==> flow/design.v (excerpt) <==
module FreqCounter(
	 input clock,
	 input reset,
	 input IPS_left,
     input IPS_mid,
     input IPS_right,
	 input signalleftred,
	 input signalleftblue,
	 input signalrightred,
	 input signalrightblue,	 
	 output right_red,
	 output left_red,
	 output left_forward,
     output left_backward,
     output right_forward,
     output right_backward,
	 output a, b, c, d, e, f, g,  
     output [3:0]an
    );
export LEC_CHECK = 0
export CAP_MARGIN = 20
export CELL_PAD_IN_SITES_DETAIL_PLACEMENT = 2
export CORE_ASPECT_RATIO = 1.01
export CORE_MARGIN = 7
export CORE_UTILIZATION = 68
export CTS_CLUSTER_SIZE = 90
export GPL_ROUTABILITY_DRIVEN = 0
export HOLD_SLACK_MARGIN = 0.05
export MAX_ROUTING_LAYER = met5
export MIN_ROUTING_LAYER = met2
export SETUP_SLACK_MARGIN = 1.54
export SLEW_MARGIN = 25
export TNS_END_PERCENT = 10
create_clock -name core_clock -period 5.89 [get_ports {clock}]
run.sh (not shown) runs the stock make flow with config.mk's settings and CLKGATE_MAP_FILE=.
The baseline never finished: it broke off in detailed placement (3_5_place_dp), error DPL-0033.
Edit:
==> flow/config.mk (replaced) <==
export PLATFORM = sky130hd
export DESIGN_NAME = FreqCounter
export DESIGN_NICKNAME = FreqCounter
export VERILOG_FILES = /design/flow/design.v
export SDC_FILE = /design/flow/constraint.sdc
export NUM_CORES = 4
export LEC_CHECK = 0
export ABC_AREA = 1
export CAP_MARGIN = 20
export CORE_MARGIN = 2
export CORE_UTILIZATION = 69
export SLEW_MARGIN = 20
export TNS_END_PERCENT = 5
==> flow/constraint.sdc (replaced) <==
create_clock -name core_clock -period 5.8 [get_ports {clock}]
set_input_delay 1.1600 -clock core_clock [delete_from_list [all_inputs] [get_ports {clock}]]
set_output_delay 1.1600 -clock core_clock [all_outputs]
set_load 0.01 [all_outputs]
Outcome:
- The new run passed the timing, design-rule and antenna checks
- area after synthesis goes up by roughly a tenth
- synthesized cell count goes up by a quarter to a third
- die size goes down by a few percent
Edit:
--- a/flow/config.mk
+++ b/flow/config.mk
@@ -8 +7,0 @@
-export ABC_AREA = 1
@@ -11 +10,3 @@
-export CORE_UTILIZATION = 69
+export CORE_UTILIZATION = 40
+export CTS_CLUSTER_SIZE = 69
+export HOLD_SLACK_MARGIN = 0.05
@@ -13 +13,0 @@
-export TNS_END_PERCENT = 5
==> flow/constraint.sdc (replaced) <==
create_clock -name core_clock -period 9.32 [get_ports {clock}]
set_input_delay 1.8640 -clock core_clock [delete_from_list [all_inputs] [get_ports {clock}]]
set_output_delay 1.8640 -clock core_clock [all_outputs]
set_load 0.01 [all_outputs]
Outcome:
- The new run finished with timing, DRC and antenna clean
- clock-buffer cell count drops by 9
- setup slack gains 1500 ps
- power decreases by 63%
- area after synthesis goes down by 8.4%
- via count came out lower by 22%
- final area falls by 11%
- worst hold slack stays flat
- sequential power falls by 44%
- die area came out higher by 57%
- global-route usage falls by 16 points
- clock skew went up by 12 ps
Edit:
--- a/flow/config.mk
+++ b/flow/config.mk
@@ -7,0 +8 @@
+export ABC_AREA = 1
@@ -10,3 +11,3 @@
-export CORE_UTILIZATION = 40
-export CTS_CLUSTER_SIZE = 69
-export HOLD_SLACK_MARGIN = 0.05
+export CORE_UTILIZATION = 72
+export PLACE_DENSITY_LB_ADDON = 0.01
+export SETUP_SLACK_MARGIN = 1.12
==> flow/constraint.sdc (replaced) <==
create_clock -name core_clock -period 6.64 [get_ports {clock}]
set_input_delay 1.3280 -clock core_clock [delete_from_list [all_inputs] [get_ports {clock}]]
set_output_delay 1.3280 -clock core_clock [all_outputs]
set_load 0.01 [all_outputs]
Effect: Synthesized area grows by roughly a tenth; final cell count grows by about a fifth; power rose by well over a third; clock power grows by well over a third.
Edit:
--- a/flow/config.mk
+++ b/flow/config.mk
@@ -11,0 +12 @@
+export CTS_CLUSTER_DIAMETER = 352
@@ -13 +14 @@
-export SETUP_SLACK_MARGIN = 1.12
+export SETUP_SLACK_MARGIN = -0.34
==> flow/constraint.sdc (replaced) <==
create_clock -name core_clock -period 4.61 [get_ports {clock}]
set_input_delay 0.9220 -clock core_clock [delete_from_list [all_inputs] [get_ports {clock}]]
set_output_delay 0.9220 -clock core_clock [all_outputs]
set_load 0.01 [all_outputs]
- Now the flow finished but failed the layout checks on setup timing
- combinational power goes up by well over a third
- flip-flop count is unchanged
- clock-buffer cell count shrinks by 3
- setup slack degrades by 2400 ps
- routed wire length rose by about a fifth
- synthesized cell count stays the same
- cell count came out higher by a few percent
- design area went up by a few percent
- worst hold slack improved by 8.8 ps
- maximum frequency fell by a few percent
- via count rose by a little under a tenth
Edit:
--- a/flow/config.mk
+++ b/flow/config.mk
@@ -8 +7,0 @@
-export ABC_AREA = 1
@@ -11,4 +10,2 @@
-export CORE_UTILIZATION = 72
-export CTS_CLUSTER_DIAMETER = 352
-export PLACE_DENSITY_LB_ADDON = 0.01
-export SETUP_SLACK_MARGIN = -0.34
+export CORE_UTILIZATION = 70
+export CTS_CLUSTER_SIZE = 22
==> flow/constraint.sdc (replaced) <==
create_clock -name core_clock -period 6.16 [get_ports {clock}]
set_input_delay 1.2320 -clock core_clock [delete_from_list [all_inputs] [get_ports {clock}]]
set_output_delay 1.2320 -clock core_clock [all_outputs]
set_load 0.01 [all_outputs]
The new run completed, yet does not pass: setup timing; cell area fell by 11%; core utilization goes down by 4.7 points; synthesized cell count goes down by 26%; worst hold slack gains 5.5 ps; power falls by 58%; worst setup slack gets better by 1300 ps.

job 103:
Starting RTL as in the previous note.
clock: 6.74 ns
lec_check: 0
abc_area: 0
cap_margin: 20
cell_pad_in_sites_detail_placement: 2
core_margin: 10
core_utilization: 31
gpl_timing_driven: 1
max_routing_layer: met4
min_routing_layer: met1
slew_margin: 15
tns_end_percent: 40
In job 103 the implementation ran to completion but is not tape-out ready, as the final checks report negative setup slack.
Modified inputs, job 102 compared to job 103
# job 103
export LEC_CHECK = 0
export ABC_AREA = 0
export CAP_MARGIN = 20
export CELL_PAD_IN_SITES_DETAIL_PLACEMENT = 2
export CORE_MARGIN = 10
export CORE_UTILIZATION = 31
export GPL_TIMING_DRIVEN = 1
export MAX_ROUTING_LAYER = met4
export MIN_ROUTING_LAYER = met1
export SLEW_MARGIN = 15
export TNS_END_PERCENT = 40
create_clock -name core_clock -period 6.74 [get_ports {clock}]
# job 102
export LEC_CHECK = 0
export CAP_MARGIN = 20
export CORE_MARGIN = 2
export CORE_UTILIZATION = 70
export SLEW_MARGIN = 20
create_clock -name core_clock -period 6.16 [get_ports {clock}]
==> comparison <==
- Ran to the end and failed final checks on negative setup slack: job 102.
- Re ratio of routed vias to standard cells: job 103 and job 102 aren't equal, and the lower value belongs to job 103.
- Compared job 102 vs job 103, and static leakage power is up in job 102.
- According to the power report, total power for job 102 is higher than for job 103.
- Run comparison: job 102 kind of critical path flip-flop to flip-flop; job 103 kind of critical path input port to flip-flop
- Comparing job 103 and job 102, the higher largest incremental delay on the critical path was measured on job 103.
- Relative to job 103, global-route usage has gone up in job 102.
Power figures rest on the tool's default switching activity, not on a simulated workload.
